**flow/run.sh**
```bash
#!/bin/bash
# the make line also repeats each setting of config.mk as NAME=value (left out here)
make -C /OpenROAD-flow-scripts/flow DESIGN_CONFIG=/design/flow/config.mk WORK_HOME=/design/flow/orfs CLKGATE_MAP_FILE= finish
```
**flow/config.mk**
```make
export PLATFORM = sky130hd
export DESIGN_NAME = pcs_10g_top
export DESIGN_NICKNAME = pcs_10g_top
export VERILOG_FILES = /design/flow/design.v
export SDC_FILE = /design/flow/constraint.sdc
export NUM_CORES = 4
export LEC_CHECK = 0
export CAP_MARGIN = 5
export CELL_PAD_IN_SITES_DETAIL_PLACEMENT = 2
export CELL_PAD_IN_SITES_GLOBAL_PLACEMENT = 3
export CORE_MARGIN = 2
export CORE_UTILIZATION = 58
export CTS_CLUSTER_SIZE = 69
export GPL_TIMING_DRIVEN = 1
export MAX_ROUTING_LAYER = met5
export MIN_ROUTING_LAYER = met2
export PLACE_DENSITY = 0.86
export SLEW_MARGIN = 20
```
**flow/constraint.sdc**
```tcl
create_clock -name core_clock -period 3.01 [get_ports {clk}]
set_input_delay 0.6020 -clock core_clock [delete_from_list [all_inputs] [get_ports {clk}]]
set_output_delay 0.6020 -clock core_clock [all_outputs]
set_load 0.01 [all_outputs]
```
**flow/design.v**
```verilog
`timescale 1ns / 1ps
module pcs_10g_enc_64b66b (
    input  wire        clk,
    input  wire        rst_n,
    input  wire [63:0] xgmii_txd,    
    input  wire [7:0]  xgmii_txc,    
    output reg  [65:0] tx_block,      
    output reg         tx_block_valid,
    output reg         encode_error   
);
reg [65:0] block_next;
reg        error_next;
wire [7:0] d0 = xgmii_txd[ 7: 0];
wire [7:0] d1 = xgmii_txd[15: 8];
wire [7:0] d2 = xgmii_txd[23:16];
wire [7:0] d3 = xgmii_txd[31:24];
wire [7:0] d4 = xgmii_txd[39:32];
wire [7:0] d5 = xgmii_txd[47:40];
wire [7:0] d6 = xgmii_txd[55:48];
wire [7:0] d7 = xgmii_txd[63:56];
wire c0 = xgmii_txc[0];
wire c1 = xgmii_txc[1];
wire c2 = xgmii_txc[2];
wire c3 = xgmii_txc[3];
wire c4 = xgmii_txc[4];
wire c5 = xgmii_txc[5];
wire c6 = xgmii_txc[6];
wire c7 = xgmii_txc[7];
function [6:0] ctrl_encode;
    input [7:0] xgmii_char;
    begin
        case (xgmii_char)
            8'h07:   ctrl_encode = 7'h00;
            8'hFE:  ctrl_encode = 7'h1E;
            default:       ctrl_encode = 7'h1E;  
        endcase
    end
endfunction
function [3:0] ocode_encode;
    input [7:0] xgmii_char;
    begin
        case (xgmii_char)
            8'h9C: ocode_encode = 4'h0;
            8'h5C: ocode_encode = 4'hF;
            default:       ocode_encode = 4'h0;
        endcase
    end
endfunction
always @(*) begin
    block_next = 66'd0;
    error_next = 1'b0;
    if (xgmii_txc == 8'h00) begin
        block_next = {2'b01, xgmii_txd};
    end else if (c0 && d0 == 8'hFB && xgmii_txc[7:1] == 7'h00) begin
        block_next = {2'b10, 8'h33,
                      d7, d6, d5, d4, d3, d2, d1};
    end else if (c0 && d0 == 8'hFD && xgmii_txc[7:1] == 7'h7F) begin
        block_next = {2'b10, 8'h87,
                      ctrl_encode(d7), ctrl_encode(d6),
                      ctrl_encode(d5), ctrl_encode(d4),
                      ctrl_encode(d3), ctrl_encode(d2),
                      ctrl_encode(d1), 7'b0};
    end else if (!c0 && c1 && d1 == 8'hFD && xgmii_txc[7:2] == 6'h3F) begin
        block_next = {2'b10, 8'h99,
                      ctrl_encode(d7), ctrl_encode(d6),
                      ctrl_encode(d5), ctrl_encode(d4),
                      ctrl_encode(d3), ctrl_encode(d2),
                      d0, 6'b0};
    end else if (xgmii_txc[1:0] == 2'b00 && c2 && d2 == 8'hFD && xgmii_txc[7:3] == 5'h1F) begin
        block_next = {2'b10, 8'hAA,
                      ctrl_encode(d7), ctrl_encode(d6),
                      ctrl_encode(d5), ctrl_encode(d4),
                      ctrl_encode(d3),
                      d1, d0, 5'b0};
    end else if (xgmii_txc[2:0] == 3'b000 && c3 && d3 == 8'hFD && xgmii_txc[7:4] == 4'hF) begin
        block_next = {2'b10, 8'hB4,
                      ctrl_encode(d7), ctrl_encode(d6),
                      ctrl_encode(d5), ctrl_encode(d4),
                      d2, d1, d0, 4'b0};
    end else if (xgmii_txc[3:0] == 4'h0 && c4 && d4 == 8'hFD && xgmii_txc[7:5] == 3'h7) begin
        block_next = {2'b10, 8'hCC,
                      ctrl_encode(d7), ctrl_encode(d6),
                      ctrl_encode(d5),
                      d3, d2, d1, d0, 3'b0};
    end else if (xgmii_txc[4:0] == 5'h00 && c5 && d5 == 8'hFD && xgmii_txc[7:6] == 2'h3) begin
        block_next = {2'b10, 8'hD2,
                      ctrl_encode(d7), ctrl_encode(d6),
                      d4, d3, d2, d1, d0, 2'b0};
    end else if (xgmii_txc[5:0] == 6'h00 && c6 && d6 == 8'hFD && c7) begin
        block_next = {2'b10, 8'hE1,
                      ctrl_encode(d7),
                      d5, d4, d3, d2, d1, d0, 1'b0};
    end else if (xgmii_txc[6:0] == 7'h00 && c7 && d7 == 8'hFD) begin
        block_next = {2'b10, 8'hFF,
                      d6, d5, d4, d3, d2, d1, d0};
    end else if (xgmii_txc == 8'hF0 && c4 && d4 == 8'hFB) begin
        block_next = {2'b10, 8'h78,
                      d7, d6, d5, 4'h0, d3, d2, d1, d0};
    end else if (c0 && (d0 == 8'h9C || d0 == 8'h5C) &&
                 xgmii_txc[3:1] == 3'b000 &&
                 c4 && (d4 == 8'h9C || d4 == 8'h5C) &&
                 xgmii_txc[7:5] == 3'b000) begin
        block_next = {2'b10, 8'h2D,
                      d7, d6, d5, ocode_encode(d4),
                      d3, d2, d1, ocode_encode(d0)};
    end else if (c0 && (d0 == 8'h9C || d0 == 8'h5C) &&
                 xgmii_txc[3:1] == 3'b000 &&
                 c4 && d4 == 8'hFB &&
                 xgmii_txc[7:5] == 3'b000) begin
        block_next = {2'b10, 8'h66,
                      d7, d6, d5, 4'h0, d3, d2, d1, ocode_encode(d0)};
    end else if (xgmii_txc == 8'hFF) begin
        block_next = {2'b10, 8'h1E,
                      ctrl_encode(d7), ctrl_encode(d6),
                      ctrl_encode(d5), ctrl_encode(d4),
                      ctrl_encode(d3), ctrl_encode(d2),
                      ctrl_encode(d1), ctrl_encode(d0)};
    end else begin
        block_next = {2'b10, 8'h1E,
                      7'h1E, 7'h1E, 7'h1E, 7'h1E,
                      7'h1E, 7'h1E, 7'h1E, 7'h1E};
        error_next = 1'b1;
    end
end
always @(posedge clk or negedge rst_n) begin
    if (!rst_n) begin
        tx_block       <= {2'b10, 8'h1E, 56'd0};  
        tx_block_valid <= 1'b0;
        encode_error   <= 1'b0;
    end else begin
        tx_block       <= block_next;
        tx_block_valid <= 1'b1;
        encode_error   <= error_next;
    end
end
endmodule
`timescale 1ns / 1ps
module pcs_10g_scrambler (
    input  wire        clk,
    input  wire        rst_n,
    input  wire [65:0] tx_block_in,
    input  wire        tx_block_valid,
    output reg  [65:0] tx_block_out,
    output reg         tx_block_out_valid
);
reg [57:0] lfsr;
reg [63:0] scrambled_data;
reg [57:0] lfsr_next;
integer i;
always @(*) begin
    lfsr_next = lfsr;
    scrambled_data = 64'd0;
    for (i = 0; i < 64; i = i + 1) begin
        scrambled_data[i] = tx_block_in[i] ^ lfsr_next[38] ^ lfsr_next[57];
        lfsr_next = {lfsr_next[56:0], scrambled_data[i]};
    end
end
always @(posedge clk or negedge rst_n) begin
    if (!rst_n) begin
        lfsr               <= 58'h3FF_FFFF_FFFF_FFFF;  
        tx_block_out       <= 66'd0;
        tx_block_out_valid <= 1'b0;
    end else if (tx_block_valid) begin
        lfsr               <= lfsr_next;
        tx_block_out       <= {tx_block_in[65:64], scrambled_data};
        tx_block_out_valid <= 1'b1;
    end else begin
        tx_block_out_valid <= 1'b0;
    end
end
endmodule
`timescale 1ns / 1ps
module pcs_10g_tx_gearbox (
    input  wire        clk,         
    input  wire        rst_n,
    input  wire [65:0] tx_block,
    input  wire        tx_block_valid,
    output reg  [15:0] tx_data,
    output reg  [1:0]  tx_header,
    output reg         tx_data_valid,
    output wire        tx_ready,     
    input  wire        tx_sequence_done  
);
reg [79:0]  shift_reg;
reg [6:0]   bit_count;      
assign tx_ready = (bit_count <= 7'd16);
reg [1:0] stored_header;
reg       header_valid;
always @(posedge clk or negedge rst_n) begin
    if (!rst_n) begin
        shift_reg    <= 80'd0;
        bit_count    <= 7'd0;
        tx_data      <= 16'd0;
        tx_header    <= 2'b00;
        tx_data_valid <= 1'b0;
        stored_header <= 2'b00;
        header_valid  <= 1'b0;
    end else begin
        tx_data_valid <= 1'b0;
        if (tx_block_valid && tx_ready) begin
            stored_header <= tx_block[65:64];
            header_valid  <= 1'b1;
            shift_reg <= shift_reg | ({16'd0, tx_block[63:0]} << bit_count);
            bit_count <= bit_count + 7'd64;
        end
        if (bit_count >= 7'd16 || (tx_block_valid && tx_ready && (bit_count + 7'd64) >= 7'd16)) begin
            if (bit_count >= 7'd16) begin
                tx_data       <= shift_reg[15:0];
                tx_header     <= header_valid ? stored_header : 2'b01;
                tx_data_valid <= 1'b1;
                header_valid  <= 1'b0;
                shift_reg <= shift_reg >> 16;
                bit_count <= bit_count - 7'd16;
            end
        end
    end
end
endmodule
`timescale 1ns / 1ps
module pcs_10g_rx_gearbox (
    input  wire        clk,
    input  wire        rst_n,
    input  wire [15:0] rx_data,
    input  wire [1:0]  rx_header,
    input  wire        rx_data_valid,
    input  wire        rx_header_valid,
    output reg  [65:0] rx_block,
    output reg         rx_block_valid,
    input  wire        slip            
);
reg [81:0]  shift_reg;        
reg [6:0]   bit_count;
reg [6:0]   slip_offset;      
reg [1:0]   pending_header;
reg         has_header;
always @(posedge clk or negedge rst_n) begin
    if (!rst_n) begin
        shift_reg     <= 82'd0;
        bit_count     <= 7'd0;
        rx_block      <= 66'd0;
        rx_block_valid <= 1'b0;
        slip_offset   <= 7'd0;
        pending_header <= 2'b00;
        has_header    <= 1'b0;
    end else begin
        rx_block_valid <= 1'b0;
        if (slip) begin
            if (bit_count > 0) begin
                shift_reg <= shift_reg >> 1;
                bit_count <= bit_count - 7'd1;
            end
            if (slip_offset == 7'd65)
                slip_offset <= 7'd0;
            else
                slip_offset <= slip_offset + 7'd1;
        end
        if (rx_data_valid) begin
            shift_reg <= shift_reg | ({66'd0, rx_data} << bit_count);
            bit_count <= bit_count + 7'd16;
            if (rx_header_valid) begin
                pending_header <= rx_header;
                has_header     <= 1'b1;
            end
        end
        if (bit_count >= 7'd66) begin
            if (has_header) begin
                rx_block <= {pending_header, shift_reg[63:0]};
                shift_reg <= shift_reg >> 64;
                bit_count <= bit_count - 7'd64;
                has_header <= 1'b0;
            end else begin
                rx_block <= shift_reg[65:0];
                shift_reg <= shift_reg >> 66;
                bit_count <= bit_count - 7'd66;
            end
            rx_block_valid <= 1'b1;
        end
    end
end
endmodule
`timescale 1ns / 1ps
module pcs_10g_block_sync (
    input  wire        clk,
    input  wire        rst_n,
    input  wire [1:0]  rx_sync_header,
    input  wire        rx_valid,
    output reg         block_lock,     
    output reg         slip,           
    output reg         hi_ber,         
    output reg  [15:0] sh_valid_cnt,   
    output reg  [15:0] sh_invalid_cnt  
);
localparam [1:0] ST_LOCK_INIT = 2'd0;
localparam [1:0] ST_RESET_CNT = 2'd1;
localparam [1:0] ST_TEST_SH   = 2'd2;
localparam [1:0] ST_LOCKED    = 2'd3;
reg [1:0] state;
wire sh_valid = (rx_sync_header == 2'b01) || (rx_sync_header == 2'b10);
wire sh_invalid = !sh_valid;
reg [12:0] ber_test_cnt;      
reg [5:0]  ber_bad_cnt;       
always @(posedge clk or negedge rst_n) begin
    if (!rst_n) begin
        state          <= ST_LOCK_INIT;
        block_lock     <= 1'b0;
        slip           <= 1'b0;
        hi_ber         <= 1'b1;
        sh_valid_cnt   <= 16'd0;
        sh_invalid_cnt <= 16'd0;
        ber_test_cnt   <= 13'd0;
        ber_bad_cnt    <= 6'd0;
    end else begin
        slip <= 1'b0;  
        if (rx_valid) begin
            case (state)
                ST_LOCK_INIT: begin
                    block_lock <= 1'b0;
                    hi_ber     <= 1'b1;
                    if (sh_valid) begin
                        state        <= ST_RESET_CNT;
                        sh_valid_cnt <= 16'd1;
                    end else begin
                        slip <= 1'b1;
                    end
                end
                ST_RESET_CNT: begin
                    sh_valid_cnt   <= 16'd1;
                    sh_invalid_cnt <= 16'd0;
                    state          <= ST_TEST_SH;
                end
                ST_TEST_SH: begin
                    if (sh_valid) begin
                        sh_valid_cnt <= sh_valid_cnt + 16'd1;
                        if (sh_valid_cnt >= 64 - 1) begin
                            state      <= ST_LOCKED;
                            block_lock <= 1'b1;
                            hi_ber     <= 1'b0;
                            ber_test_cnt <= 13'd0;
                            ber_bad_cnt  <= 6'd0;
                        end
                    end else begin
                        slip  <= 1'b1;
                        state <= ST_LOCK_INIT;
                        sh_valid_cnt <= 16'd0;
                    end
                end
                ST_LOCKED: begin
                    ber_test_cnt <= ber_test_cnt + 13'd1;
                    if (sh_invalid) begin
                        sh_invalid_cnt <= sh_invalid_cnt + 16'd1;
                        ber_bad_cnt    <= ber_bad_cnt + 6'd1;
                    end
                    if (ber_test_cnt >= 13'd8191) begin
                        if (ber_bad_cnt >= 6'd16) begin
                            hi_ber     <= 1'b1;
                            block_lock <= 1'b0;
                            state      <= ST_LOCK_INIT;
                            sh_valid_cnt   <= 16'd0;
                            sh_invalid_cnt <= 16'd0;
                        end else begin
                            hi_ber <= 1'b0;
                        end
                        ber_test_cnt <= 13'd0;
                        ber_bad_cnt  <= 6'd0;
                    end
                end
                default: state <= ST_LOCK_INIT;
            endcase
        end
    end
end
endmodule
`timescale 1ns / 1ps
module pcs_10g_descrambler (
    input  wire        clk,
    input  wire        rst_n,
    input  wire [65:0] rx_block_in,
    input  wire        rx_block_valid,
    output reg  [65:0] rx_block_out,
    output reg         rx_block_out_valid
);
reg [57:0] lfsr;
reg [63:0] descrambled_data;
reg [57:0] lfsr_next;
integer i;
always @(*) begin
    lfsr_next = lfsr;
    descrambled_data = 64'd0;
    for (i = 0; i < 64; i = i + 1) begin
        descrambled_data[i] = rx_block_in[i] ^ lfsr_next[38] ^ lfsr_next[57];
        lfsr_next = {lfsr_next[56:0], rx_block_in[i]};  
    end
end
always @(posedge clk or negedge rst_n) begin
    if (!rst_n) begin
        lfsr               <= 58'h3FF_FFFF_FFFF_FFFF;
        rx_block_out       <= 66'd0;
        rx_block_out_valid <= 1'b0;
    end else if (rx_block_valid) begin
        lfsr               <= lfsr_next;
        rx_block_out       <= {rx_block_in[65:64], descrambled_data};
        rx_block_out_valid <= 1'b1;
    end else begin
        rx_block_out_valid <= 1'b0;
    end
end
endmodule
`timescale 1ns / 1ps
module pcs_10g_dec_64b66b (
    input  wire        clk,
    input  wire        rst_n,
    input  wire [65:0] rx_block,
    input  wire        rx_block_valid,
    output reg  [63:0] xgmii_rxd,
    output reg  [7:0]  xgmii_rxc,
    output reg         decode_error,    
    output reg         rx_data_valid
);
wire [1:0]  sync_header   = rx_block[65:64];
wire [7:0]  block_type    = rx_block[63:56];
wire [55:0] block_payload = rx_block[55:0];
wire [63:0] data_payload  = rx_block[63:0];
function [7:0] ctrl_decode;
    input [6:0] code;
    begin
        case (code)
            7'h00:    ctrl_decode = 8'h07;
            7'h1E:   ctrl_decode = 8'hFE;
            7'h06:     ctrl_decode = 8'h07;
            default:       ctrl_decode = 8'hFE;
        endcase
    end
endfunction
function [7:0] ocode_decode;
    input [3:0] code;
    begin
        case (code)
            4'h0: ocode_decode = 8'h9C;
            4'hF: ocode_decode = 8'h5C;
            default:    ocode_decode = 8'h9C;
        endcase
    end
endfunction
reg [63:0] rxd_next;
reg [7:0]  rxc_next;
reg        err_next;
always @(*) begin
    rxd_next = {8{8'hFE}};
    rxc_next = 8'hFF;
    err_next = 1'b0;
    if (!rx_block_valid) begin
        rxd_next = {8{8'h07}};
        rxc_next = 8'hFF;
    end else if (sync_header == 2'b01) begin
        rxd_next = data_payload;
        rxc_next = 8'h00;
    end else if (sync_header == 2'b10) begin
        case (block_type)
            8'h1E: begin
                rxd_next = {ctrl_decode(block_payload[55:49]),   
                            ctrl_decode(block_payload[48:42]),   
                            ctrl_decode(block_payload[41:35]),   
                            ctrl_decode(block_payload[34:28]),   
                            ctrl_decode(block_payload[27:21]),   
                            ctrl_decode(block_payload[20:14]),   
                            ctrl_decode(block_payload[13: 7]),   
                            ctrl_decode(block_payload[ 6: 0])};  
                rxc_next = 8'hFF;
            end
            8'h33: begin
                rxd_next = {block_payload[55:48],   
                            block_payload[47:40],   
                            block_payload[39:32],   
                            block_payload[31:24],   
                            block_payload[23:16],   
                            block_payload[15: 8],   
                            block_payload[ 7: 0],   
                            8'hFB};          
                rxc_next = 8'h01;
            end
            8'h2D: begin
                rxd_next = {block_payload[55:48],                
                            block_payload[47:40],                
                            block_payload[39:32],                
                            ocode_decode(block_payload[31:28]),  
                            block_payload[27:20],                
                            block_payload[19:12],                
                            block_payload[11: 4],                
                            ocode_decode(block_payload[ 3: 0])}; 
                rxc_next = 8'h11;
            end
            8'h66: begin
                rxd_next = {block_payload[55:48],                
                            block_payload[47:40],                
                            block_payload[39:32],                
                            8'hFB,                        
                            block_payload[27:20],                
                            block_payload[19:12],                
                            block_payload[11: 4],                
                            ocode_decode(block_payload[ 3: 0])}; 
                rxc_next = 8'h11;
            end
            8'h78: begin
                rxd_next = {block_payload[55:48],   
                            block_payload[47:40],   
                            block_payload[39:32],   
                            8'hFB,           
                            block_payload[27:20],   
                            block_payload[19:12],   
                            block_payload[11: 4],   
                            block_payload[ 3: 0], 4'b0};  
                rxc_next = 8'h10;
            end
            8'h87: begin
                rxd_next = {ctrl_decode(block_payload[55:49]),   
                            ctrl_decode(block_payload[48:42]),   
                            ctrl_decode(block_payload[41:35]),   
                            ctrl_decode(block_payload[34:28]),   
                            ctrl_decode(block_payload[27:21]),   
                            ctrl_decode(block_payload[20:14]),   
                            ctrl_decode(block_payload[13: 7]),   
                            8'hFD};                        
                rxc_next = 8'hFF;
            end
            8'h99: begin
                rxd_next = {ctrl_decode(block_payload[55:49]),   
                            ctrl_decode(block_payload[48:42]),   
                            ctrl_decode(block_payload[41:35]),   
                            ctrl_decode(block_payload[34:28]),   
                            ctrl_decode(block_payload[27:21]),   
                            ctrl_decode(block_payload[20:14]),   
                            8'hFD,                         
                            block_payload[13:6]};                 
                rxc_next = 8'hFE;
            end
            8'hAA: begin
                rxd_next = {ctrl_decode(block_payload[55:49]),   
                            ctrl_decode(block_payload[48:42]),   
                            ctrl_decode(block_payload[41:35]),   
                            ctrl_decode(block_payload[34:28]),   
                            ctrl_decode(block_payload[27:21]),   
                            8'hFD,                         
                            block_payload[20:13],                 
                            block_payload[12: 5]};                
                rxc_next = 8'hFC;
            end
            8'hB4: begin
                rxd_next = {ctrl_decode(block_payload[55:49]),   
                            ctrl_decode(block_payload[48:42]),   
                            ctrl_decode(block_payload[41:35]),   
                            ctrl_decode(block_payload[34:28]),   
                            8'hFD,                         
                            block_payload[27:20],                 
                            block_payload[19:12],                 
                            block_payload[11: 4]};                
                rxc_next = 8'hF8;
            end
            8'hCC: begin
                rxd_next = {ctrl_decode(block_payload[55:49]),   
                            ctrl_decode(block_payload[48:42]),   
                            ctrl_decode(block_payload[41:35]),   
                            8'hFD,                         
                            block_payload[34:27],                 
                            block_payload[26:19],                 
                            block_payload[18:11],                 
                            block_payload[10: 3]};                
                rxc_next = 8'hF0;
            end
            8'hD2: begin
                rxd_next = {ctrl_decode(block_payload[55:49]),   
                            ctrl_decode(block_payload[48:42]),   
                            8'hFD,                         
                            block_payload[41:34],                 
                            block_payload[33:26],                 
                            block_payload[25:18],                 
                            block_payload[17:10],                 
                            block_payload[ 9: 2]};                
                rxc_next = 8'hE0;
            end
            8'hE1: begin
                rxd_next = {ctrl_decode(block_payload[55:49]),   
                            8'hFD,                         
                            block_payload[48:41],                 
                            block_payload[40:33],                 
                            block_payload[32:25],                 
                            block_payload[24:17],                 
                            block_payload[16: 9],                 
                            block_payload[ 8: 1]};                
                rxc_next = 8'hC0;
            end
            8'hFF: begin
                rxd_next = {8'hFD,                         
                            block_payload[55:48],                 
                            block_payload[47:40],                 
                            block_payload[39:32],                 
                            block_payload[31:24],                 
                            block_payload[23:16],                 
                            block_payload[15: 8],                 
                            block_payload[ 7: 0]};                
                rxc_next = 8'h80;
            end
            default: begin
                rxd_next = {8{8'hFE}};
                rxc_next = 8'hFF;
                err_next = 1'b1;
            end
        endcase
    end else begin
        rxd_next = {8{8'hFE}};
        rxc_next = 8'hFF;
        err_next = 1'b1;
    end
end
always @(posedge clk or negedge rst_n) begin
    if (!rst_n) begin
        xgmii_rxd    <= {8{8'h07}};
        xgmii_rxc    <= 8'hFF;
        decode_error  <= 1'b0;
        rx_data_valid <= 1'b0;
    end else begin
        xgmii_rxd    <= rxd_next;
        xgmii_rxc    <= rxc_next;
        decode_error  <= err_next;
        rx_data_valid <= rx_block_valid;
    end
end
endmodule
`timescale 1ns / 1ps
module pcs_10g_ber_monitor (
    input  wire        clk,
    input  wire        rst_n,
    input  wire        block_lock,
    input  wire        hi_ber,
    input  wire [15:0] sh_invalid_cnt,
    input  wire        rx_decode_error,
    output reg         pcs_status,        
    output reg         pcs_status_ll,     
    input  wire        status_read,       
    output reg  [15:0] ber_count,         
    output reg  [7:0]  errored_block_count,  
    output reg         rx_link_up         
);
wire pcs_status_raw = block_lock & ~hi_ber;
localparam LINK_TIMER_MAX = 23'd6440000;
reg [22:0] link_timer;
always @(posedge clk or negedge rst_n) begin
    if (!rst_n) begin
        pcs_status        <= 1'b0;
        pcs_status_ll     <= 1'b0;
        ber_count         <= 16'd0;
        errored_block_count <= 8'd0;
        rx_link_up        <= 1'b0;
        link_timer        <= 23'd0;
    end else begin
        pcs_status <= pcs_status_raw;
        if (!pcs_status_raw) begin
            pcs_status_ll <= 1'b0;
        end else if (status_read) begin
            pcs_status_ll <= pcs_status_raw;
        end else if (!pcs_status_ll && pcs_status_raw) begin
            pcs_status_ll <= 1'b1;
        end
        if (!block_lock) begin
            ber_count <= 16'd0;
        end else if (hi_ber) begin
            if (ber_count != 16'hFFFF)  
                ber_count <= ber_count + 16'd1;
        end
        if (!block_lock) begin
            errored_block_count <= 8'd0;
        end else if (rx_decode_error) begin
            if (errored_block_count != 8'hFF)
                errored_block_count <= errored_block_count + 8'd1;
        end
        if (pcs_status_raw) begin
            if (link_timer >= LINK_TIMER_MAX) begin
                rx_link_up <= 1'b1;
            end else begin
                link_timer <= link_timer + 23'd1;
            end
        end else begin
            rx_link_up <= 1'b0;
            link_timer <= 23'd0;
        end
    end
end
endmodule
`timescale 1ns / 1ps
module pcs_10g_top #(
    parameter INIT_IDLE_DISPATCH = 1   
) (
    input  wire        clk,            
    input  wire        rst_n,          
    input  wire [63:0] xgmii_txd,      
    input  wire [7:0]  xgmii_txc,      
    output wire [63:0] xgmii_rxd,      
    output wire [7:0]  xgmii_rxc,      
    output wire [15:0] gth_txdata,     
    output wire [1:0]  gth_txheader,   
    output wire        gth_txdata_valid,
    input  wire [15:0] gth_rxdata,     
    input  wire [1:0]  gth_rxheader,   
    input  wire        gth_rxdata_valid,
    input  wire        gth_rxheader_valid,
    output wire        gth_txsequence_done,  
    input  wire        gth_rxgearboxslip,    
    output wire        block_lock,     
    output wire        hi_ber,         
    output wire        pcs_status,     
    output wire        rx_link_up,     
    output wire        tx_encode_err,  
    output wire        rx_decode_err,  
    output wire [15:0] ber_count,      
    output wire [7:0]  errored_blocks, 
    input  wire        status_read,    
    output wire        pcs_status_ll   
);
wire [65:0] enc_block;
wire        enc_valid;
wire        enc_error;
pcs_10g_enc_64b66b u_encoder (
    .clk            (clk),
    .rst_n          (rst_n),
    .xgmii_txd      (xgmii_txd),
    .xgmii_txc      (xgmii_txc),
    .tx_block        (enc_block),
    .tx_block_valid  (enc_valid),
    .encode_error    (enc_error)
);
assign tx_encode_err = enc_error;
wire [65:0] scr_block;
wire        scr_valid;
pcs_10g_scrambler u_scrambler (
    .clk              (clk),
    .rst_n            (rst_n),
    .tx_block_in       (enc_block),
    .tx_block_valid    (enc_valid),
    .tx_block_out      (scr_block),
    .tx_block_out_valid(scr_valid)
);
pcs_10g_tx_gearbox u_tx_gearbox (
    .clk              (clk),
    .rst_n            (rst_n),
    .tx_block          (scr_block),
    .tx_block_valid    (scr_valid),
    .tx_data           (gth_txdata),
    .tx_header         (gth_txheader),
    .tx_data_valid     (gth_txdata_valid),
    .tx_ready          (),
    .tx_sequence_done  (1'b1)
);
assign gth_txsequence_done = 1'b1;
wire [65:0] rgbox_block;
wire        rgbox_valid;
wire        slip_cmd;
pcs_10g_rx_gearbox u_rx_gearbox (
    .clk              (clk),
    .rst_n            (rst_n),
    .rx_data           (gth_rxdata),
    .rx_header         (gth_rxheader),
    .rx_data_valid     (gth_rxdata_valid),
    .rx_header_valid   (gth_rxheader_valid),
    .rx_block          (rgbox_block),
    .rx_block_valid    (rgbox_valid),
    .slip              (slip_cmd)
);
wire        blk_lock;
wire        blk_hi_ber;
wire [15:0] blk_sh_valid;
wire [15:0] blk_sh_invalid;
pcs_10g_block_sync u_block_sync (
    .clk              (clk),
    .rst_n            (rst_n),
    .rx_sync_header    (rgbox_block[65:64]),
    .rx_valid          (rgbox_valid),
    .block_lock        (blk_lock),
    .slip              (slip_cmd),
    .hi_ber            (blk_hi_ber),
    .sh_valid_cnt      (blk_sh_valid),
    .sh_invalid_cnt    (blk_sh_invalid)
);
assign block_lock = blk_lock;
assign hi_ber     = blk_hi_ber;
wire [65:0] dscr_block;
wire        dscr_valid;
pcs_10g_descrambler u_descrambler (
    .clk                (clk),
    .rst_n              (rst_n),
    .rx_block_in         (rgbox_block),
    .rx_block_valid      (rgbox_valid & blk_lock),
    .rx_block_out        (dscr_block),
    .rx_block_out_valid  (dscr_valid)
);
wire [63:0] dec_rxd;
wire [7:0]  dec_rxc;
wire        dec_error;
wire        dec_valid;
pcs_10g_dec_64b66b u_decoder (
    .clk              (clk),
    .rst_n            (rst_n),
    .rx_block          (dscr_block),
    .rx_block_valid    (dscr_valid),
    .xgmii_rxd         (dec_rxd),
    .xgmii_rxc         (dec_rxc),
    .decode_error      (dec_error),
    .rx_data_valid     (dec_valid)
);
assign xgmii_rxd   = dec_rxd;
assign xgmii_rxc   = dec_rxc;
assign rx_decode_err = dec_error;
pcs_10g_ber_monitor u_ber_monitor (
    .clk                 (clk),
    .rst_n               (rst_n),
    .block_lock          (blk_lock),
    .hi_ber              (blk_hi_ber),
    .sh_invalid_cnt      (blk_sh_invalid),
    .rx_decode_error     (dec_error),
    .pcs_status          (pcs_status),
    .pcs_status_ll       (pcs_status_ll),
    .status_read         (status_read),
    .ber_count           (ber_count),
    .errored_block_count (errored_blocks),
    .rx_link_up          (rx_link_up)
);
endmodule
```
==> results.toml, run 1 <==
# generated from flow reports
[synth]
ys_top_logic_family = "AND-OR/OR-AND gates"
dominantRegCellSynth = "dfrtp_1"
synthTopCellsByArea = "dfrtp_1 37%, dfstp_2 10%, nand2_1 6.5%"
top_cell = "nand2_1"
ys_ff = 747
ys_sh_adder_pct = 0.469
syn_area_mm2 = 0.0400
top_cells_by_count = "690 x nand2_1, 592 x dfrtp_1, 410 x o21ai_0"
ys_async_sr_fraction_pct = 100
yosys_area_mm2 = 0.0400
synthMuxAreaShare_pct = 4.76
synth-xor-area-share_pct = 6.80
simple_gate_share_pct = 15.6
yosysCellCount = 4327
aoi_share_pct = 20.2
synth_seq_share_pct = 47.2
netlist.area_leader.share_pct = 37.0
top_area_cell = "dfrtp_1"
ys_warn_count = 8
ys_types = 90
synth.avg_cell_area_um2 = 9.26
synth_cells = 4327
edf_count = 0

[outcome]
status = "stopped before the end"
error_line = "[ERROR GPL-0301] Utilization 120.265 % exceeds 100%."
failed_stage = "3_1_place_gp_skip_io"

[floorplanning]
rows = 96
die.size.y_um = 267
core-area_mm2 = 0.0685
initial_utilization_pct = 58.5
die_w_um = 267
die-area_mm2 = 0.0712
==> run 2, diff against run 1 <==
- ABC_AREA: unset -> 1
- CAP_MARGIN: 5 -> 20
- CELL_PAD_IN_SITES_DETAIL_PLACEMENT: 2 -> unset
- CELL_PAD_IN_SITES_GLOBAL_PLACEMENT: 3 -> unset
- CORE_UTILIZATION: 58 -> 72
- CTS_CLUSTER_SIZE: 69 -> 100
- GPL_TIMING_DRIVEN: 1 -> unset
- MAX_ROUTING_LAYER: met5 -> unset
- MIN_ROUTING_LAYER: met2 -> unset
- PLACE_DENSITY: 0.86 -> 0.38
- SETUP_SLACK_MARGIN: unset -> 1.43
- TNS_END_PERCENT: unset -> 5
- clock period: 3.01 -> 6.04 ns (I/O delays scaled with it)
==> run 2 against run 1 <==
Effect of this change: the run now finishes clean; die size decreased by 14%; area after synthesis increased by 6.9%; synthesized cell count increased by 31%.
==> results.toml, run 2 <==
# physical design summary
[outcome]
status = "finished clean"

[worst_setup_path]
crit_start = "u_rx_gearbox.bit_count[1]$_DFFE_PN0P_"
critical_path_required_ps = 6620
endpoint = "u_rx_gearbox.shift_reg[54]$_DFFE_PN0P_"
arrival_ps = 4940
critPathKind = "reg -> reg"
critPathLaunchType = "register"
r2r_cells = 14
cp_top_family = "buffers and inverters"
regToRegStartpoint = "u_rx_gearbox.bit_count[1]$_DFFE_PN0P_"
cp_num_buf_inv = 4
crit_top_cell = "nand2_4"
cp_cell_sequence = "inv_2 > ha_1 > nand2_2 > nor2_4 > nand2_4 > nand2_8 > nand2_4 > inv_8 > nand2_4 > inv_4 > nor2_8 > inv_6 > nand2_1 > a22oi_1"
reg2reg_slack_ps = 1680
r2r-end = "u_rx_gearbox.shift_reg[54]$_DFFE_PN0P_"
cpPeakStageDelay_ps = 550
end_kind = "register"
crit_fanout = 89
crit_slowest_cell = "dfrtp_1"
crit_cells = 14

[synth]
synthTopCellsByArea = "dfrtp_1 35%, nand2_1 14%, dfstp_2 9.5%"
ys_async_sr_fraction_pct = 100
ys_types = 75
synthMuxAreaShare_pct = 0.0789
simple_gate_share_pct = 24.1
synth_cells = 5677
yosys_area_mm2 = 0.0428
ys_top_logic_family = "simple AND/OR/NAND/NOR gates"
dominantRegCellSynth = "dfrtp_1"
netlist.area_leader.share_pct = 34.6
ys_warn_count = 8
top_cell = "nand2_1"
ys_ff = 747
synth_seq_share_pct = 44.1
aoi_share_pct = 19.0
ys_sh_adder_pct = 0.438
synth.avg_cell_area_um2 = 7.54
syn_area_mm2 = 0.0428
top_area_cell = "dfrtp_1"
edf_count = 0
top_cells_by_count = "1544 x nand2_1, 592 x dfrtp_1, 494 x o21ai_0"
synth-xor-area-share_pct = 4.71
yosysCellCount = 5677

[timing]
worstMarginPinSlew_ps = 1150
slew_violations = 0
fmax_mhz = 229
holdWs_ps = 481
finalCriticalPeriod_ps = 4360
period_used_pct = 72.2
grt_setup_unrepaired = "false"
slew_headroom_pct = 22.9
fin_tns_setup_ps = 0
hold_viol_final = 0
setup_viol = 0
skew_ps = 47.2

[pwr]
p_comb_uw = 6660
p_int_uw = 11100
p_sw_share_pct = 42.2
power_frac_seq_pct = 39.0
irDropWorstVdd_mv = 0.403
p_switching_uw = 8070
p_clk_uw = 5010
leakagePower_uw = 0.0218
p_per_area_mw_per_mm2 = 401
pwr-share-comb_pct = 34.8
seq_cell_power_uw = 7450
power-top-group = "registers"
p_clk_share_pct = 26.2

[floorplanning]
die_w_um = 248
die-area_mm2 = 0.0614
rows = 89
pin_count = 219
initial_utilization_pct = 72.7
die.size.y_um = 248
core-area_mm2 = 0.0589

[hold_path]
whs_path_depth = 2
worstHoldEndpoint = "u_tx_gearbox.tx_data[5]$_DFFE_PN0P_"
min_path_type = "reg -> reg"
hold_start = "u_tx_gearbox.tx_data[5]$_DFFE_PN0P_"

[cts]
path_clk_slew_ps = 60
holdBufCountCts = 0
cts_made_buffers = 76
root_buffer = "clkbuf_16"
cts_sinks = 747
cts_buffer_depth = 3
htree_levels = 3
tritoncts = "done"
cts_setup_buffers = 0
worstSkewPairLatency_ps = 680

[route]
postRouteWirelength_um = 158000
top_layer = "met5"
drc = 0
wl_met3_um = 25800
dr.pass1.iters = 16
vias_per_cell = 6.92
drtIter0Drc = 8215
drtAntennaViolNets = 0
wl_met2_um = 66100
drt-wirelength-per-cell_um = 24.0
m1WireLength_um = 52900
num_vias = 45500

[global_routing]
grt_pass1_vias = 42700
grt_pass1_wl_um = 242000
grt_max_degree = 143
antenna_found_initial = 8
grt_overflow = 0
track_usage_pct = 50.8

[layout]
comb_area_mm2 = 0.0207
syn_to_final_growth_pct = 11.5
layout.area.seq_mm2 = 0.0189
n_fill_cell = 3684
nets = 5836

[place]
place_congestion = 1.07
hpwl_um = 99000
portBuffers = 215

[job]
tool_warnings = 51
maxCapViolations = 0
run 2: repair_timing:
item                       in CTS  in global routing
resized                         1                  4
setup endpoints to repair       1                 75
hold endpoints to repair        0                  0
run 2: cell type report:
cell class                      count  share of cell area, %
Antenna cell                        4                 0.0210
Clock buffer                      115                   4.91
Clock inverter                     25                  0.606
Inverter                          497                   3.97
Multi-Input combinational cell   4138                   43.4
Sequential cell                   747                   39.6
Tap cell                          773                   2.03
Timing Repair Buffer              265                   5.44
run 2: routing by layer:
layer	global-route usage (%)	up-vias
li1	-	19000
met1	64.7	20800
met2	73.8	4402
met3	18.6	1218
met4	31.3	4
met5	0	-
run 2: stage by stage:
stage | setup slack (ps) | cells | area, um2 | util, % | power (uW)
6_report | 1680 | 6564 | 47700 | 81.0 | 19100
5_1_grt | 1490 | 6560 | 47700 | 81.0 | 19700
4_1_cts | 1520 | 6560 | 47700 | 81.0 | 18600
3_5_place_dp | 1540 | 6420 | 45100 | 76.5 | 13300
3_3_place_gp | 1610 | 6420 | 45100 | 76.5 | 12900
2_1_floorplan | 3320 | 5678 | 42800 | - | 11300
==> run 3, diff against run 2 <==
- ABC_AREA: 1 -> unset
- CAP_MARGIN: 20 -> 15
- CORE_UTILIZATION: 72 -> 67
- CTS_CLUSTER_SIZE: 100 -> 35
- PLACE_DENSITY: 0.38 -> unset
- SETUP_SLACK_MARGIN: 1.43 -> 0.59
- TNS_END_PERCENT: 5 -> unset
- clock period: 6.04 -> 2.3 ns (I/O delays scaled with it)
==> run 3 against run 2 <==
Effect of this change: the flow now stops in 5_1_grt; die size up 0.53%; synthesized cell count down 24%; area after synthesis down 6.4%.
==> results.toml, run 3 <==
# generated from flow reports
[floorplanning]
die.size.y_um = 248
pin_count = 219
die_w_um = 248
rows = 89
core-area_mm2 = 0.0590
die-area_mm2 = 0.0617
initial_utilization_pct = 67.9

[synth]
ys_types = 90
aoi_share_pct = 20.2
yosys_area_mm2 = 0.0400
dominantRegCellSynth = "dfrtp_1"
ys_ff = 747
synth-xor-area-share_pct = 6.80
ys_warn_count = 8
top_cell = "nand2_1"
synth.avg_cell_area_um2 = 9.26
syn_area_mm2 = 0.0400
top_area_cell = "dfrtp_1"
simple_gate_share_pct = 15.6
synthTopCellsByArea = "dfrtp_1 37%, dfstp_2 10%, nand2_1 6.5%"
synth_seq_share_pct = 47.2
yosysCellCount = 4327
edf_count = 0
ys_top_logic_family = "AND-OR/OR-AND gates"
ys_async_sr_fraction_pct = 100
ys_sh_adder_pct = 0.469
synth_cells = 4327
synthMuxAreaShare_pct = 4.76
netlist.area_leader.share_pct = 37.0
top_cells_by_count = "690 x nand2_1, 592 x dfrtp_1, 410 x o21ai_0"

[cts]
htree_levels = 3
root_buffer = "clkbuf_16"
cts_sinks = 747
cts_buffer_depth = 3
cts_made_buffers = 77

[outcome]
failed_stage = "5_1_grt"
error_line = "[ERROR GRT-0232] Routing congestion too high. Check the congestion heatmap in the GUI."
status = "stopped before the end"

[place]
hpwl_um = 96400
portBuffers = 215
place_congestion = 1.00

[global_routing]
grt_overflow = 1157
track_usage_pct = 89.6
run 3: per-layer routing:
metal | overflow | global-route usage, %
met2 | 609 | 101
met1 | 47 | 88.3
met3 | 77 | 79.3
met5 | 7 | 56.9
met4 | 417 | 93.1
run 3: timing repair:
| item | in CTS |
|---|---|
| hold endpoints to repair | 22 |
| gates cloned | 29 |
| pin swaps | 142 |
| hold buffers | 1 |
| resized | 452 |
| buffers inserted | 109 |
| setup endpoints to repair | 657 |
run 3: per-stage QoR:
step	worst slack (ps)	hold WS [ps]	instance area [um2]	std cells	util [%]
floorplan	-454	164	41300	4328	-
global placement	-883	362	46900	5495	79.5
detailed placement	-838	363	46900	5495	79.5
CTS	-111	226	52600	5775	89.1
==> run 4, diff against run 3 <==
- ABC_AREA: unset -> 0
- CAP_MARGIN: 15 -> 40
- CORE_ASPECT_RATIO: unset -> 0.74
- CORE_UTILIZATION: 67 -> 56
- CTS_CLUSTER_DIAMETER: unset -> 309
- CTS_CLUSTER_SIZE: 35 -> unset
- GPL_TIMING_DRIVEN: unset -> 1
- MAX_ROUTING_LAYER: unset -> met4
- MIN_ROUTING_LAYER: unset -> met2
- PLACE_DENSITY: unset -> 0.37
- SETUP_SLACK_MARGIN: 0.59 -> -0.56
- TNS_END_PERCENT: unset -> 20
- clock period: 2.3 -> 5.84 ns (I/O delays scaled with it)
==> run 4 against run 3 <==
Effect of this change: the flow again stops in 5_1_grt; die size up 19%; synthesized cell count unchanged; area after synthesis unchanged.
==> results.toml, run 4 <==
# generated from flow reports
[synth]
aoi_share_pct = 20.2
top_cells_by_count = "690 x nand2_1, 592 x dfrtp_1, 410 x o21ai_0"
ys_warn_count = 8
ys_async_sr_fraction_pct = 100
synth-xor-area-share_pct = 6.80
synth_cells = 4327
ys_types = 90
yosysCellCount = 4327
top_area_cell = "dfrtp_1"
ys_ff = 747
synthTopCellsByArea = "dfrtp_1 37%, dfstp_2 10%, nand2_1 6.5%"
ys_top_logic_family = "AND-OR/OR-AND gates"
yosys_area_mm2 = 0.0400
synthMuxAreaShare_pct = 4.76
synth_seq_share_pct = 47.2
top_cell = "nand2_1"
edf_count = 0
netlist.area_leader.share_pct = 37.0
ys_sh_adder_pct = 0.469
synth.avg_cell_area_um2 = 9.26
dominantRegCellSynth = "dfrtp_1"
syn_area_mm2 = 0.0400
simple_gate_share_pct = 15.6

[cts]
cts-resized-gates = 0
holdBufCountCts = 0
cts_setup_buffers = 0
root_buffer = "clkbuf_16"
htree_levels = 3
cts_buffer_depth = 3
cts_sinks = 747
cts_made_buffers = 75

[place]
portBuffers = 215
hpwl_um = 91000
place_congestion = 1.08

[global_routing]
grt_overflow = 44
track_usage_pct = 65.6

[floorplanning]
rows = 84
die_w_um = 315
pin_count = 219
die-area_mm2 = 0.0737
initial_utilization_pct = 56.4
die.size.y_um = 234
core-area_mm2 = 0.0709

[outcome]
error_line = "[ERROR GRT-0116] Global routing finished with congestion. Check the congestion regions in the DRC Viewer."
status = "stopped before the end"
failed_stage = "5_1_grt"
## run 4: per-layer routing
metal | global-route usage (%) | overflow
met3 | 83.0 | 42
met1 | - | -
met2 | 68.5 | 1
met5 | - | -
met4 | 29.9 | 1
## run 4: metrics by stage
step           setup WS (ps)  utilization [%]  instances  total power [uW]  instance area (um2)
3_5_place_dp             972             60.6       5231             13200                43000
4_1_cts                 1480             64.4       5370             18500                45700
2_1_floorplan           2360                -       4328             11100                40100
3_3_place_gp             889             60.3       5217             13000                42800
==> run 5, diff against run 4 <==
- CAP_MARGIN: 40 -> 5
- CELL_PAD_IN_SITES_GLOBAL_PLACEMENT: unset -> 1
- CORE_ASPECT_RATIO: 0.74 -> 0.71
- CORE_MARGIN: 2 -> 6
- CORE_UTILIZATION: 56 -> 70
- CTS_CLUSTER_DIAMETER: 309 -> 383
- CTS_CLUSTER_SIZE: unset -> 38
- GPL_TIMING_DRIVEN: 1 -> 0
- HOLD_SLACK_MARGIN: unset -> 0.27
- MAX_ROUTING_LAYER: met4 -> met5
- PLACE_DENSITY: 0.37 -> unset
- PLACE_DENSITY_LB_ADDON: unset -> 0.11
- SETUP_SLACK_MARGIN: -0.56 -> unset
- SLEW_MARGIN: 20 -> 0
- TNS_END_PERCENT: 20 -> 85
- clock period: 5.84 -> 2.68 ns (I/O delays scaled with it)
==> run 5 against run 4 <==
Effect of this change: the flow stops in 3_1_place_gp_skip_io; area after synthesis did not move; die size shrank 14%; synthesized cell count did not move.
==> results.toml, run 5 <==
# generated from flow reports
[synth]
simple_gate_share_pct = 15.6
ys_sh_adder_pct = 0.469
synth.avg_cell_area_um2 = 9.26
ys_warn_count = 8
synthMuxAreaShare_pct = 4.76
netlist.area_leader.share_pct = 37.0
synth_cells = 4327
syn_area_mm2 = 0.0400
top_area_cell = "dfrtp_1"
dominantRegCellSynth = "dfrtp_1"
ys_async_sr_fraction_pct = 100
yosys_area_mm2 = 0.0400
synth-xor-area-share_pct = 6.80
synthTopCellsByArea = "dfrtp_1 37%, dfstp_2 10%, nand2_1 6.5%"
ys_top_logic_family = "AND-OR/OR-AND gates"
top_cells_by_count = "690 x nand2_1, 592 x dfrtp_1, 410 x o21ai_0"
ys_ff = 747
top_cell = "nand2_1"
ys_types = 90
edf_count = 0
synth_seq_share_pct = 47.2
aoi_share_pct = 20.2
yosysCellCount = 4327

[floorplanning]
die_w_um = 296
die-area_mm2 = 0.0632
core-area_mm2 = 0.0563
initial_utilization_pct = 71.2
die.size.y_um = 214
rows = 73

[outcome]
error_line = "[ERROR FLW-0024] Place density exceeds 1.0 (current PLACE_DENSITY_LB_ADDON =  0.11). Please check if the value of  PLACE_DENSITY_LB_ADDON is between 0 and 0.99."
status = "stopped before the end"
failed_stage = "3_1_place_gp_skip_io"
==> run 6, diff against run 5 <==
- ABC_AREA: 0 -> 1
- CAP_MARGIN: 5 -> 20
- CELL_PAD_IN_SITES_GLOBAL_PLACEMENT: 1 -> unset
- CORE_ASPECT_RATIO: 0.71 -> unset
- CORE_MARGIN: 6 -> 9
- CORE_UTILIZATION: 70 -> 66
- CTS_CLUSTER_DIAMETER: 383 -> unset
- CTS_CLUSTER_SIZE: 38 -> 48
- HOLD_SLACK_MARGIN: 0.27 -> unset
- PLACE_DENSITY_LB_ADDON: 0.11 -> 0.28
- SETUP_SLACK_MARGIN: unset -> 0.09
- SLEW_MARGIN: 0 -> 20
- TNS_END_PERCENT: 85 -> unset
- clock period: 2.68 -> 4.74 ns (I/O delays scaled with it)
==> run 6 against run 5 <==
Effect of this change: the run fails in 5_1_grt; die size grew 18%; synthesized cell count increased by 31%; area after synthesis increased by 6.9%.
==> results.toml, run 6 <==
# generated from flow reports
[floorplanning]
initial_utilization_pct = 67.2
rows = 92
die-area_mm2 = 0.0743
core-area_mm2 = 0.0637
pin_count = 219
die_w_um = 273
die.size.y_um = 273

[synth]
ys_top_logic_family = "simple AND/OR/NAND/NOR gates"
dominantRegCellSynth = "dfrtp_1"
ys_async_sr_fraction_pct = 100
top_cell = "nand2_1"
ys_types = 75
ys_sh_adder_pct = 0.438
yosysCellCount = 5677
ys_ff = 747
aoi_share_pct = 19.0
edf_count = 0
synth_seq_share_pct = 44.1
synthTopCellsByArea = "dfrtp_1 35%, nand2_1 14%, dfstp_2 9.5%"
syn_area_mm2 = 0.0428
yosys_area_mm2 = 0.0428
synth_cells = 5677
synth.avg_cell_area_um2 = 7.54
ys_warn_count = 8
synthMuxAreaShare_pct = 0.0789
synth-xor-area-share_pct = 4.71
top_cells_by_count = "1544 x nand2_1, 592 x dfrtp_1, 494 x o21ai_0"
top_area_cell = "dfrtp_1"
netlist.area_leader.share_pct = 34.6
simple_gate_share_pct = 24.1

[place]
portBuffers = 201
place_ws_ps = 684
hpwl_um = 124000
place_congestion = 1.24

[outcome]
failed_stage = "5_1_grt"
error_line = "[ERROR GRT-0116] Global routing finished with congestion. Check the congestion regions in the DRC Viewer."
status = "stopped before the end"

[cts]
cts_buffer_depth = 3
cts_sinks = 747
holdBufCountCts = 0
root_buffer = "clkbuf_16"
cts_setup_buffers = 0
cts-resized-gates = 0
htree_levels = 3
cts_made_buffers = 77

[global_routing]
track_usage_pct = 76.0
grt_overflow = 124
[run 6: routing by layer]
metal  GRT overflow  track usage (%)
met3             82             85.9
met1              -                -
met5             23             59.3
met2             10             79.9
met4              9             55.3
[run 6: through the flow]
stage | util (%) | cells | instance area, um2
detailed placement | 72.4 | 6732 | 46100
floorplan | - | 5678 | 42800
CTS | 76.8 | 6875 | 48900
global placement | 72.1 | 6725 | 45900
==> run 7, diff against run 6 <==
- ABC_AREA: 1 -> unset
- CAP_MARGIN: 20 -> 5
- CORE_MARGIN: 9 -> 2
- CORE_UTILIZATION: 66 -> 72
- CTS_CLUSTER_DIAMETER: unset -> 351
- CTS_CLUSTER_SIZE: 48 -> 42
- GPL_TIMING_DRIVEN: 0 -> unset
- MAX_ROUTING_LAYER: met5 -> unset
- MIN_ROUTING_LAYER: met2 -> unset
- PLACE_DENSITY: unset -> 0.66
- PLACE_DENSITY_LB_ADDON: 0.28 -> unset
- SETUP_SLACK_MARGIN: 0.09 -> unset
- clock period: 4.74 -> 1.53 ns (I/O delays scaled with it)
==> run 7 against run 6 <==
Effect of this change: the run again fails in 5_1_grt; die size fell by 23%; synthesized cell count fell by 24%; area after synthesis down 6.4%.
==> results.toml, run 7 <==
# generated from flow reports
[floorplanning]
pin_count = 219
die-area_mm2 = 0.0575
initial_utilization_pct = 72.7
rows = 86
die.size.y_um = 240
die_w_um = 240
core-area_mm2 = 0.0551

[synth]
ys_async_sr_fraction_pct = 100
ys_sh_adder_pct = 0.469
synth_seq_share_pct = 47.2
synth_cells = 4327
synth-xor-area-share_pct = 6.80
edf_count = 0
top_cells_by_count = "690 x nand2_1, 592 x dfrtp_1, 410 x o21ai_0"
ys_ff = 747
ys_top_logic_family = "AND-OR/OR-AND gates"
ys_warn_count = 8
top_cell = "nand2_1"
dominantRegCellSynth = "dfrtp_1"
syn_area_mm2 = 0.0400
synthTopCellsByArea = "dfrtp_1 37%, dfstp_2 10%, nand2_1 6.5%"
synth.avg_cell_area_um2 = 9.26
yosysCellCount = 4327
yosys_area_mm2 = 0.0400
netlist.area_leader.share_pct = 37.0
aoi_share_pct = 20.2
top_area_cell = "dfrtp_1"
simple_gate_share_pct = 15.6
synthMuxAreaShare_pct = 4.76
ys_types = 90

[cts]
cts_buffer_depth = 3
cts_sinks = 747
root_buffer = "clkbuf_16"
cts_made_buffers = 21
htree_levels = 1

[place]
hpwl_um = 103000
place_congestion = 1.08
place_ws_ps = -1430
portBuffers = 215

[outcome]
error_line = "[ERROR GRT-0116] Global routing finished with congestion. Check the congestion regions in the DRC Viewer."
status = "stopped before the end"
failed_stage = "5_1_grt"

[global_routing]
grt_overflow = 103
track_usage_pct = 74.9
run 7: layer usage:
layer	track usage (%)	GRT overflow
met5	32.7	0
met4	71.0	44
met3	60.5	7
met2	91.3	49
met1	75.6	3
run 7: through the flow:
stage / cells / hold slack, ps / total power [uW] / TNS [ps] / instance area [um2]
CTS: 5820 / 139 / 67600 / -363420 / 51600
detailed placement: 5689 / 180 / 54400 / -349960 / 48300
global placement: 5689 / 184 / 52100 / -315340 / 48300
floorplan: 4328 / 10.4 / 42800 / -418660 / 40400
run 7: repair_timing:
| item | in CTS |
|---|---|
| hold endpoints to repair | 379 |
| gates cloned | 25 |
| resized | 381 |
| hold buffers | 1 |
| setup endpoints to repair | 759 |
| buffers inserted | 71 |
| pin swaps | 125 |
==> run 8, diff against run 7 <==
- CAP_MARGIN: 5 -> 20
- CORE_UTILIZATION: 72 -> 40
- CTS_CLUSTER_DIAMETER: 351 -> unset
- CTS_CLUSTER_SIZE: 42 -> unset
- PLACE_DENSITY: 0.66 -> unset
- clock period: 1.53 -> 2.41 ns (I/O delays scaled with it)
==> run 8 against run 7 <==
Effect of this change: area after synthesis unchanged; synthesized cell count unchanged; the layout now fails its checks (setup timing); die size rose by 78%.
==> results.toml, run 8 <==
# physical design summary
[cts]
worstSkewPairLatency_ps = 650
root_buffer = "clkbuf_16"
cts_made_buffers = 84
htree_levels = 3
path_clk_slew_ps = 60
cts_sinks = 747
tritoncts = "done"
cts_buffer_depth = 3

[pwr]
pwr-share-comb_pct = 33.0
total_power_uw = 46600
power-top-group = "registers"
p_clk_uw = 12800
p_comb_uw = 15400
seq_cell_power_uw = 18400
p_clk_share_pct = 27.5
leakagePower_uw = 0.0223
p_switching_uw = 16900
p_sw_share_pct = 36.2
p_per_area_mw_per_mm2 = 910
p_int_uw = 29700
power_frac_seq_pct = 39.5
irDropWorstVdd_mv = 0.524

[synth]
synth_seq_share_pct = 47.2
synthTopCellsByArea = "dfrtp_1 37%, dfstp_2 10%, nand2_1 6.5%"
top_area_cell = "dfrtp_1"
ys_warn_count = 8
simple_gate_share_pct = 15.6
ys_ff = 747
synth.avg_cell_area_um2 = 9.26
yosysCellCount = 4327
synthMuxAreaShare_pct = 4.76
ys_top_logic_family = "AND-OR/OR-AND gates"
syn_area_mm2 = 0.0400
aoi_share_pct = 20.2
top_cells_by_count = "690 x nand2_1, 592 x dfrtp_1, 410 x o21ai_0"
netlist.area_leader.share_pct = 37.0
yosys_area_mm2 = 0.0400
ys_sh_adder_pct = 0.469
ys_async_sr_fraction_pct = 100
top_cell = "nand2_1"
dominantRegCellSynth = "dfrtp_1"
synth_cells = 4327
synth-xor-area-share_pct = 6.80
ys_types = 90
edf_count = 0

[global_routing]
antenna_found_initial = 0
grt_pass1_vias = 34700
grt_max_degree = 129
grt_pass1_wl_um = 213000
grt_overflow = 0
track_usage_pct = 26.4

[worst_setup_path]
cpPeakStageDelay_ps = 580
cp_top_family = "simple AND/OR/NAND/NOR gates"
critPathKind = "reg -> reg"
cp_cell_sequence = "or4bb_4 > a21oi_4 > or2_4 > o41ai_4 > buf_6 > buf_6 > a311oi_2 > buf_4 > a31oi_2"
critPathLaunchType = "register"
cp_num_buf_inv = 3
crit_fanout = 11
r2r_cells = 9
crit_start = "u_descrambler.rx_block_out[56]$_DFFE_PN0P_"
crit_top_cell = "buf_6"
r2r-end = "u_decoder.xgmii_rxd[4]$_DFF_PN0_"
crit_slowest_cell = "or4bb_4"
reg2reg_slack_ps = -130
critical_path_required_ps = 2880
endpoint = "u_decoder.xgmii_rxd[4]$_DFF_PN0_"
end_kind = "register"
regToRegStartpoint = "u_descrambler.rx_block_out[56]$_DFFE_PN0P_"
crit_cells = 9
arrival_ps = 3010

[outcome]
status = "complete, but fails checks"
violations = "setup timing"

[route]
num_vias = 36000
drc = 0
drt-wirelength-per-cell_um = 22.3
antennaDiodeCount = 0
drtIter0Drc = 4249
postRouteWirelength_um = 139000
dr.pass1.iters = 12
vias_per_cell = 5.78
drtAntennaViolNets = 0

[layout]
layout.cells.non_filler = 6224
nets = 4966
syn_to_final_growth_pct = 27.9

[floorplanning]
die_w_um = 320
die.size.y_um = 320
core-area_mm2 = 0.0997
initial_utilization_pct = 40.2
rows = 116
die-area_mm2 = 0.103
pin_count = 219

[place]
dp.cells = 6021
portBuffers = 215
place_congestion = 0.960
hpwl_um = 101000
place_ws_ps = -848

[job]
tool_warnings = 39
maxCapViolations = 0

[timing]
slew_headroom_pct = 48.6
hold_viol_final = 0
fmax_mhz = 393
skew_ps = 27.2
finalCriticalPeriod_ps = 2540
setup_viol = 20
worstMarginPinSlew_ps = 764
period_used_pct = 105
grt_setup_unrepaired = "true"
setup_ws_ps = -132
slew_violations = 0

[hold_path]
hold_start = "xgmii_txd[58]"
whs_path_depth = 4
min_path_type = "in -> reg"
worstHoldEndpoint = "u_encoder.tx_block[50]$_DFF_PN0_"
run 8: metrics by stage:
step / hold WS (ps) / util (%) / area (um2) / TNS (ps)
after floorplan: 186 / - / 40700 / -14710
after global placement: 438 / 47.5 / 47400 / -54740
after detailed placement: 434 / 47.5 / 47400 / -58810
after CTS: 329 / 50.5 / 50400 / -594
after global routing: 313 / 51.4 / 51200 / -4050
final: 303 / 51.4 / 51200 / -1620
run 8: metal layers:
| layer | part of all wire, % | vias up | global-route usage [%] | wire length [um] |
|---|---|---|---|---|
| li1 | - | 16500 | - | - |
| met1 | 46 | 17700 | 39.2 | 63900 |
| met2 | 44 | 1507 | 39.7 | 60700 |
| met3 | 7.4 | 230 | 4.18 | 10300 |
| met4 | 2.6 | 0 | 7.65 | 3630 |
| met5 | 0 | - | 0 | 0 |
run 8: area by class of cell:
type / count / area (um2)
fillers: 9165 / 48500
clock buffers: 129 / 2430
multi-input cells: 3073 / 20100
clock inverters: 28 / 322
well taps: 1298 / 1620
flip-flops and latches: 747 / 18900
inverters: 151 / 591
repair buffers: 798 / 7240
run 8: timing repair:
| action | CTS | global route |
|---|---|---|
| setup buffers | 8 | 31 |
| endpoints found under the setup margin | 102 | 168 |
| gates cloned | 2 | 5 |
| hold buffers | 1 | 0 |
| hold endpoints to repair | 9 | 0 |
| resized | 39 | 114 |
| pin swaps | 17 | 42 |
==> run 9, diff against run 8 <==
- CAP_MARGIN: 20 -> 5
- CORE_UTILIZATION: 40 -> 72
- CTS_CLUSTER_SIZE: unset -> 41
- clock period: 2.41 -> 2.34 ns (I/O delays scaled with it)
==> run 9 against run 8 <==
Effect of this change: the flow now stops in 5_1_grt; die size shrank 44%; area after synthesis did not move; synthesized cell count did not move.
==> results.toml, run 9 <==
# generated from flow reports
[outcome]
status = "stopped before the end"
failed_stage = "5_1_grt"
error_line = "[ERROR GRT-0232] Routing congestion too high. Check the congestion heatmap in the GUI."

[synth]
netlist.area_leader.share_pct = 37.0
syn_area_mm2 = 0.0400
top_cell = "nand2_1"
synthMuxAreaShare_pct = 4.76
aoi_share_pct = 20.2
ys_async_sr_fraction_pct = 100
synth-xor-area-share_pct = 6.80
dominantRegCellSynth = "dfrtp_1"
synthTopCellsByArea = "dfrtp_1 37%, dfstp_2 10%, nand2_1 6.5%"
synth_cells = 4327
top_area_cell = "dfrtp_1"
ys_ff = 747
synth_seq_share_pct = 47.2
ys_sh_adder_pct = 0.469
ys_top_logic_family = "AND-OR/OR-AND gates"
yosys_area_mm2 = 0.0400
ys_warn_count = 8
ys_types = 90
simple_gate_share_pct = 15.6
edf_count = 0
yosysCellCount = 4327
top_cells_by_count = "690 x nand2_1, 592 x dfrtp_1, 410 x o21ai_0"
synth.avg_cell_area_um2 = 9.26

[cts]
htree_levels = 3
root_buffer = "clkbuf_16"
cts_sinks = 747
cts_made_buffers = 76
cts_buffer_depth = 3

[place]
hpwl_um = 96500
place_area_mm2 = 0.0466
place_congestion = 1.05
portBuffers = 215
place_ws_ps = -799

[floorplanning]
die.size.y_um = 240
pin_count = 219
die_w_um = 240
rows = 86
die-area_mm2 = 0.0575
initial_utilization_pct = 72.7
core-area_mm2 = 0.0551

[global_routing]
track_usage_pct = 96.3
grt_overflow = 2682
==> run 9: metrics by stage <==
step / utilization [%] / hold slack (ps) / std cells
floorplan: - / 172 / 4328
global placement: 84.5 / 397 / 5453
detailed placement: 84.5 / 401 / 5453
CTS: 91.2 / 319 / 5649
==> run 9: layer usage <==
layer	GRT overflow	global-route usage, %
met1	50	89.4
met4	840	109
met3	89	81.3
met5	20	59.4
met2	1683	113
==> run 9: what timing repair did <==
action	4_1_cts
gates resized	134
hold buffers	1
cloned	3
pin swaps	62
buffers inserted	56
hold endpoints to repair	31
setup endpoints to repair	185
==> run 10, diff against run 9 <==
- CORE_UTILIZATION: 72 -> 70
- CTS_CLUSTER_DIAMETER: unset -> 101
- CTS_CLUSTER_SIZE: 41 -> 15
- HOLD_SLACK_MARGIN: unset -> 0.29
- SETUP_SLACK_MARGIN: unset -> 0.39
- clock period: 2.34 -> 2.54 ns (I/O delays scaled with it)
==> run 10 against run 9 <==
Effect of this change: the run again fails in 5_1_grt; synthesized cell count unchanged; die size increased by 2.8%; area after synthesis unchanged.
==> results.toml, run 10 <==
# generated from flow reports
[cts]
cts_buffer_depth = 3
htree_levels = 2
root_buffer = "clkbuf_16"
cts_made_buffers = 56
cts_sinks = 747

[place]
hpwl_um = 94800
portBuffers = 215
place_congestion = 1.03
place_area_mm2 = 0.0463

[outcome]
failed_stage = "5_1_grt"
status = "stopped before the end"

[synth]
dominantRegCellSynth = "dfrtp_1"
yosys_area_mm2 = 0.0400
ys_warn_count = 8
netlist.area_leader.share_pct = 37.0
ys_sh_adder_pct = 0.469
ys_types = 90
simple_gate_share_pct = 15.6
synthMuxAreaShare_pct = 4.76
edf_count = 0
top_cells_by_count = "690 x nand2_1, 592 x dfrtp_1, 410 x o21ai_0"
ys_ff = 747
synth_seq_share_pct = 47.2
synthTopCellsByArea = "dfrtp_1 37%, dfstp_2 10%, nand2_1 6.5%"
synth-xor-area-share_pct = 6.80
top_cell = "nand2_1"
aoi_share_pct = 20.2
top_area_cell = "dfrtp_1"
syn_area_mm2 = 0.0400
yosysCellCount = 4327
synth_cells = 4327
ys_top_logic_family = "AND-OR/OR-AND gates"
synth.avg_cell_area_um2 = 9.26
ys_async_sr_fraction_pct = 100

[floorplanning]
die-area_mm2 = 0.0591
rows = 87
die.size.y_um = 243
initial_utilization_pct = 70.9
core-area_mm2 = 0.0565
die_w_um = 243
pin_count = 219
run 10: stage by stage:
step	setup slack [ps]	instances	power (uW)
2_1_floorplan	-262	4328	26200
3_5_place_dp	-725	5403	31600
4_1_cts	130	5580	41500
3_3_place_gp	-608	5403	30700
run 10: repair_timing:
| item | 4_1_cts |
|---|---|
| endpoints found under the setup margin | 389 |
| resized | 181 |
| buffers inserted | 60 |
| gates cloned | 11 |
| pin swaps | 48 |
| hold buffers | 1 |
| hold endpoints to repair | 242 |
==> run 11, diff against run 10 <==
- CORE_UTILIZATION: 70 -> 72
- CTS_CLUSTER_SIZE: 15 -> 41
- HOLD_SLACK_MARGIN: 0.29 -> unset
- SETUP_SLACK_MARGIN: 0.39 -> 0.59
==> run 11 against run 10 <==
Effect of this change: the run again fails in 5_1_grt; die size down 2.7%; synthesized cell count unchanged; area after synthesis is the same.
==> results.toml, run 11 <==
# generated from flow reports
[outcome]
status = "stopped before the end"
failed_stage = "5_1_grt"
error_line = "[ERROR GRT-0232] Routing congestion too high. Check the congestion heatmap in the GUI."

[synth]
yosysCellCount = 4327
synth.avg_cell_area_um2 = 9.26
ys_top_logic_family = "AND-OR/OR-AND gates"
netlist.area_leader.share_pct = 37.0
syn_area_mm2 = 0.0400
dominantRegCellSynth = "dfrtp_1"
synth_cells = 4327
top_cell = "nand2_1"
simple_gate_share_pct = 15.6
ys_warn_count = 8
top_cells_by_count = "690 x nand2_1, 592 x dfrtp_1, 410 x o21ai_0"
ys_sh_adder_pct = 0.469
synthMuxAreaShare_pct = 4.76
edf_count = 0
synth_seq_share_pct = 47.2
ys_types = 90
synth-xor-area-share_pct = 6.80
synthTopCellsByArea = "dfrtp_1 37%, dfstp_2 10%, nand2_1 6.5%"
top_area_cell = "dfrtp_1"
aoi_share_pct = 20.2
ys_ff = 747
ys_async_sr_fraction_pct = 100
yosys_area_mm2 = 0.0400

[global_routing]
grt_overflow = 519
track_usage_pct = 83.5

[floorplanning]
core-area_mm2 = 0.0551
die-area_mm2 = 0.0575
pin_count = 219
die.size.y_um = 240
initial_utilization_pct = 72.7
die_w_um = 240
rows = 86

[cts]
cts_buffer_depth = 3
htree_levels = 1
cts_sinks = 747
root_buffer = "clkbuf_16"
cts_made_buffers = 27

[place]
portBuffers = 215
place_congestion = 1.05
hpwl_um = 99500
-- run 11: through the flow --
step,setup slack (ps),cell area [um2],std cells,util [%]
floorplan,-262,41000,4328,-
global placement,-595,46200,5395,83.8
detailed placement,-621,46200,5395,83.8
CTS,56.7,49300,5560,89.5
-- run 11: what timing repair did --
| item | CTS |
|---|---|
| hold buffers | 1 |
| hold endpoints to repair | 19 |
| gates cloned | 19 |
| endpoints found under the setup margin | 536 |
| pin swaps | 112 |
| buffers inserted | 96 |
| resized | 294 |
-- run 11: layer usage --
layer | GRT usage, % | overflow
met5 | 47.5 | 4
met4 | 81.4 | 195
met3 | 72.2 | 18
met2 | 96.2 | 291
met1 | 84.2 | 11
No activity file was given, so power comes from the tool's default toggle rates.
